// sort_pipe
module sort_pipe #(
parameter DATA_WIDTH='d8
)(
input 				          clk,
input 				          rst_n,
input 					      client_val,
input [(8*DATA_WIDTH)-1:0]    client_data,
output reg                    client_rdy,
input 				          sort_rdy,
output reg                    sort_val,
output reg [8*DATA_WIDTH-1:0]   sort_data
);
Size in the first run: about 3,200 cells after synthesis, about 520 flip-flops, ~28,000 um^2 of cells after synthesis.
make LEC_CHECK=0 CAP_MARGIN=20 CELL_PAD_IN_SITES_DETAIL_PLACEMENT=0 CELL_PAD_IN_SITES_GLOBAL_PLACEMENT=3 CORE_ASPECT_RATIO=1.28 CORE_MARGIN=2 CORE_UTILIZATION=60 GPL_ROUTABILITY_DRIVEN=1 MAX_ROUTING_LAYER=met5 MIN_ROUTING_LAYER=met1 PLACE_DENSITY_LB_ADDON=0.03 SETUP_SLACK_MARGIN=0.42 SLEW_MARGIN=20 finish   # period 1.47 ns
run.sh (not shown) runs the stock make flow with config.mk's settings and CLKGATE_MAP_FILE=.
The baseline failed in global placement without I/O.
Change:
CORE_MARGIN = 10   (was 2)
CORE_UTILIZATION = 40   (was 60)
HOLD_SLACK_MARGIN = -0.02   (was not set)
MIN_ROUTING_LAYER = met2   (was met1)
PLACE_DENSITY_LB_ADDON = 0.14   (was 0.03)
SETUP_SLACK_MARGIN = 0.51   (was 0.42)
SLEW_MARGIN = 30   (was 20)
clock period = 1.97 ns   (was 1.47 ns; I/O delays follow)
Now the flow ran to the end with no violations.
Synthesized cell count does not change.
Synthesized area does not change.
Die size rose by 67%.
Change:
CELL_PAD_IN_SITES_GLOBAL_PLACEMENT = 0   (was 3)
CORE_MARGIN = 2   (was 10)
CORE_UTILIZATION = 71   (was 40)
CTS_CLUSTER_SIZE = 37   (was not set)
HOLD_SLACK_MARGIN = not set   (was -0.02)
MIN_ROUTING_LAYER = met1   (was met2)
PLACE_DENSITY = 0.65   (was not set)
PLACE_DENSITY_LB_ADDON = not set   (was 0.14)
SETUP_SLACK_MARGIN = not set   (was 0.51)
SLEW_MARGIN = 20   (was 30)
After rerunning: The new run ran to the end with violations: negative setup slack; global-route usage is higher by 8.7 points; via count went down by about a fifth; register-to-register slack is worse by 0.49 ns; final cell count went down by roughly a tenth; worst setup slack gets worse by 0.49 ns; wire length rises by roughly a tenth; total power is lower by roughly a tenth; hold slack gains 0.027 ns; die area came out lower by well over a third; sequential cell count is unchanged.
Change:
CORE_UTILIZATION = 72   (was 71)
CTS_CLUSTER_SIZE = 40   (was 37)
=> This time the run ended with an error in global routing with GRT-0232; synthesized cell count does not change; die size goes down by 1.4%; area after synthesis is unchanged.

========
sort_pipe again, from the RTL that the note above started with.
clock: 1.97 ns
lec_check: 0
cap_margin: 20
cell_pad_in_sites_detail_placement: 0
cell_pad_in_sites_global_placement: 3
core_aspect_ratio: 1.28
core_margin: 2
core_utilization: 21
gpl_routability_driven: 1
max_routing_layer: met5
min_routing_layer: met1
place_density_lb_addon: 0.14
setup_slack_margin: 0.51
slew_margin: 20
The first run passed the timing, design-rule and antenna checks.
Next try:
CELL_PAD_IN_SITES_DETAIL_PLACEMENT = not set   (was 0)
CELL_PAD_IN_SITES_GLOBAL_PLACEMENT = not set   (was 3)
CORE_ASPECT_RATIO = not set   (was 1.28)
CORE_UTILIZATION = 40   (was 21)
GPL_ROUTABILITY_DRIVEN = not set   (was 1)
MAX_ROUTING_LAYER = not set   (was met5)
MIN_ROUTING_LAYER = not set   (was met1)
PLACE_DENSITY = 0.6   (was not set)
PLACE_DENSITY_LB_ADDON = not set   (was 0.14)
SETUP_SLACK_MARGIN = not set   (was 0.51)
clock period = 2.5 ns   (was 1.97 ns; I/O delays follow)
After rerunning: Total power is lower by 46%. Sequential power drops by 19%. First-iteration DRC count goes up by 79%.
Next try:
CORE_UTILIZATION = 72   (was 40)
PLACE_DENSITY = not set   (was 0.6)
PLACE_DENSITY_LB_ADDON = 0.26   (was not set)
SETUP_SLACK_MARGIN = 0.6   (was not set)
clock period = 2.03 ns   (was 2.5 ns; I/O delays follow)
Effect: The changed run did not get past clock tree synthesis (4_1_cts), error DPL-0033. Die area goes down by 44%. Synthesized area does not change. Synthesized cell count does not change.
Next try:
CORE_UTILIZATION = 56   (was 72)
PLACE_DENSITY = 0.6   (was not set)
PLACE_DENSITY_LB_ADDON = not set   (was 0.26)
SETUP_SLACK_MARGIN = not set   (was 0.6)
clock period = 2.5 ns   (was 2.03 ns; I/O delays follow)
What happened: The new run went through all stages and came out clean; synthesized area is unchanged; die area goes up by 28%; synthesized cell count stays the same.

========
Starting RTL as in the previous note.
## sort_pipe
module sort_pipe #(
parameter DATA_WIDTH='d8
)(
input 				          clk,
input 				          rst_n,
input 					      client_val,
input [(8*DATA_WIDTH)-1:0]    client_data,
output reg                    client_rdy,
input 				          sort_rdy,
output reg                    sort_val,
output reg [8*DATA_WIDTH-1:0]   sort_data
);
Settings: LEC_CHECK=0, CAP_MARGIN=20, CELL_PAD_IN_SITES_DETAIL_PLACEMENT=0, CELL_PAD_IN_SITES_GLOBAL_PLACEMENT=3, CORE_ASPECT_RATIO=1.28, CORE_MARGIN=2, CORE_UTILIZATION=57, GPL_ROUTABILITY_DRIVEN=1, MAX_ROUTING_LAYER=met5, MIN_ROUTING_LAYER=met1, PLACE_DENSITY_LB_ADDON=0.19, SETUP_SLACK_MARGIN=0.51, SLEW_MARGIN=20; clock period 1.47 ns.
The first run ended with an error in global placement without I/O.
Rerun with:
- CELL_PAD_IN_SITES_DETAIL_PLACEMENT: 0 -> not set
- CELL_PAD_IN_SITES_GLOBAL_PLACEMENT: 3 -> not set
- CORE_ASPECT_RATIO: 1.28 -> not set
- CORE_UTILIZATION: 57 -> 58
- GPL_ROUTABILITY_DRIVEN: 1 -> not set
- MAX_ROUTING_LAYER: met5 -> not set
- MIN_ROUTING_LAYER: met1 -> not set
- PLACE_DENSITY_LB_ADDON: 0.19 -> not set
- SETUP_SLACK_MARGIN: 0.51 -> -0.19
- clock period: 1.47 -> 2.26 ns (I/O delays scaled with it)
After rerunning:
- The changed run finished with timing, DRC and antenna clean
- die size is lower by 1.7%
- area after synthesis does not change
- synthesized cell count is unchanged
Rerun with:
- ABC_AREA: not set -> 1
- CORE_UTILIZATION: 58 -> 72
- CTS_CLUSTER_DIAMETER: not set -> 356
- CTS_CLUSTER_SIZE: not set -> 30
- HOLD_SLACK_MARGIN: not set -> 0.29
- PLACE_DENSITY: not set -> 0.78
- clock period: 2.26 -> 1.82 ns (I/O delays scaled with it)
What happened: The changed run produced a layout that fails on negative setup slack. Core utilization climbs by 14 points. Via count drops by 4.0%. Clock skew climbs by 0.012 ns. Synthesized area drops by 2.1%. Wire length drops by 13%. Register-to-register slack degrades by 0.20 ns. Cell count climbs by about 5.7%. Flip-flop count does not change. Worst setup slack degrades by 0.086 ns. First-iteration DRC count drops by 19%. Global-route usage climbs by 4.2 points.
Rerun with:
- PLACE_DENSITY: 0.78 -> 0.64
- SETUP_SLACK_MARGIN: -0.19 -> -0.15
- clock period: 1.82 -> 1.6 ns (I/O delays scaled with it)
=>
- With this change the flow failed in global routing
- synthesized cell count stays the same
- synthesized area does not change
- die area stays the same

========
Starting RTL as in the previous note.
Settings: LEC_CHECK=0, ABC_AREA=1, CAP_MARGIN=20, CELL_PAD_IN_SITES_DETAIL_PLACEMENT=1, CELL_PAD_IN_SITES_GLOBAL_PLACEMENT=3, CORE_ASPECT_RATIO=1.2, CORE_MARGIN=3, CORE_UTILIZATION=58, CTS_CLUSTER_DIAMETER=21, CTS_CLUSTER_SIZE=79, GPL_TIMING_DRIVEN=0, MAX_ROUTING_LAYER=met4, MIN_ROUTING_LAYER=met2, PLACE_DENSITY_LB_ADDON=0.23, SETUP_SLACK_MARGIN=0.19, SLEW_MARGIN=20, TNS_END_PERCENT=65; clock period 1.78 ns.
The first run did not get past global placement without I/O.
==> next run, changes <==
==> flow/config.mk (replaced) <==
export PLATFORM = sky130hd
export DESIGN_NAME = sort_pipe
export DESIGN_NICKNAME = sort_pipe
export VERILOG_FILES = /design/flow/design.v
export SDC_FILE = /design/flow/constraint.sdc
export NUM_CORES = 4
export LEC_CHECK = 0
export ABC_AREA = 1
export CAP_MARGIN = 40
export CELL_PAD_IN_SITES_DETAIL_PLACEMENT = 1
export CORE_MARGIN = 7
export CORE_UTILIZATION = 24
export CTS_CLUSTER_DIAMETER = 121
export GPL_ROUTABILITY_DRIVEN = 0
export GPL_TIMING_DRIVEN = 0
export MAX_ROUTING_LAYER = met4
export MIN_ROUTING_LAYER = met2
export SLEW_MARGIN = 20
export TNS_END_PERCENT = 70
==> flow/constraint.sdc (replaced) <==
create_clock -name core_clock -period 1.63 [get_ports {clk}]
set_input_delay 0.3260 -clock core_clock [delete_from_list [all_inputs] [get_ports {clk}]]
set_output_delay 0.3260 -clock core_clock [all_outputs]
set_load 0.01 [all_outputs]
Effect: With this change the flow never finished: it broke off in global routing; synthesized cell count is unchanged; die area increases by about 150%; synthesized area is unchanged.
==> next run, changes <==
==> flow/config.mk (replaced) <==
export PLATFORM = sky130hd
export DESIGN_NAME = sort_pipe
export DESIGN_NICKNAME = sort_pipe
export VERILOG_FILES = /design/flow/design.v
export SDC_FILE = /design/flow/constraint.sdc
export NUM_CORES = 4
export LEC_CHECK = 0
export CAP_MARGIN = 20
export CORE_MARGIN = 2
export CORE_UTILIZATION = 40
export PLACE_DENSITY = 0.6
export SLEW_MARGIN = 20
==> flow/constraint.sdc (replaced) <==
create_clock -name core_clock -period 3.0 [get_ports {clk}]
set_input_delay 0.6000 -clock core_clock [delete_from_list [all_inputs] [get_ports {clk}]]
set_output_delay 0.6000 -clock core_clock [all_outputs]
set_load 0.01 [all_outputs]
With this change the flow produced a clean layout.
Synthesized cell count drops by about 9%.
Area after synthesis came out higher by about 2%.
Die size is lower by 42%.
==> next run, changes <==
--- a/flow/config.mk
+++ b/flow/config.mk
@@ -7,6 +7,8 @@
 export LEC_CHECK = 0
 export CAP_MARGIN = 20
+export CELL_PAD_IN_SITES_DETAIL_PLACEMENT = 2
 export CORE_MARGIN = 2
 export CORE_UTILIZATION = 40
-export PLACE_DENSITY = 0.6
+export CTS_CLUSTER_DIAMETER = 301
+export GPL_TIMING_DRIVEN = 0
 export SLEW_MARGIN = 20
What happened: With this change the flow produced a layout that fails on negative setup slack. Utilization came out higher by 1.1 points. Total power came out higher by 26%. Wire length came out higher by 120%. Register-to-register slack degrades by 0.93 ns. Maximum frequency came out lower by 20%. Worst setup slack degrades by 0.62 ns. Final area came out higher by about 2.4%. Clock skew came out lower by 0.012 ns. Global-route usage came out higher by 24 points. Clock power came out higher by about 14%. Critical path depth came out higher by 3.
Power and IR drop assume default switching activity.
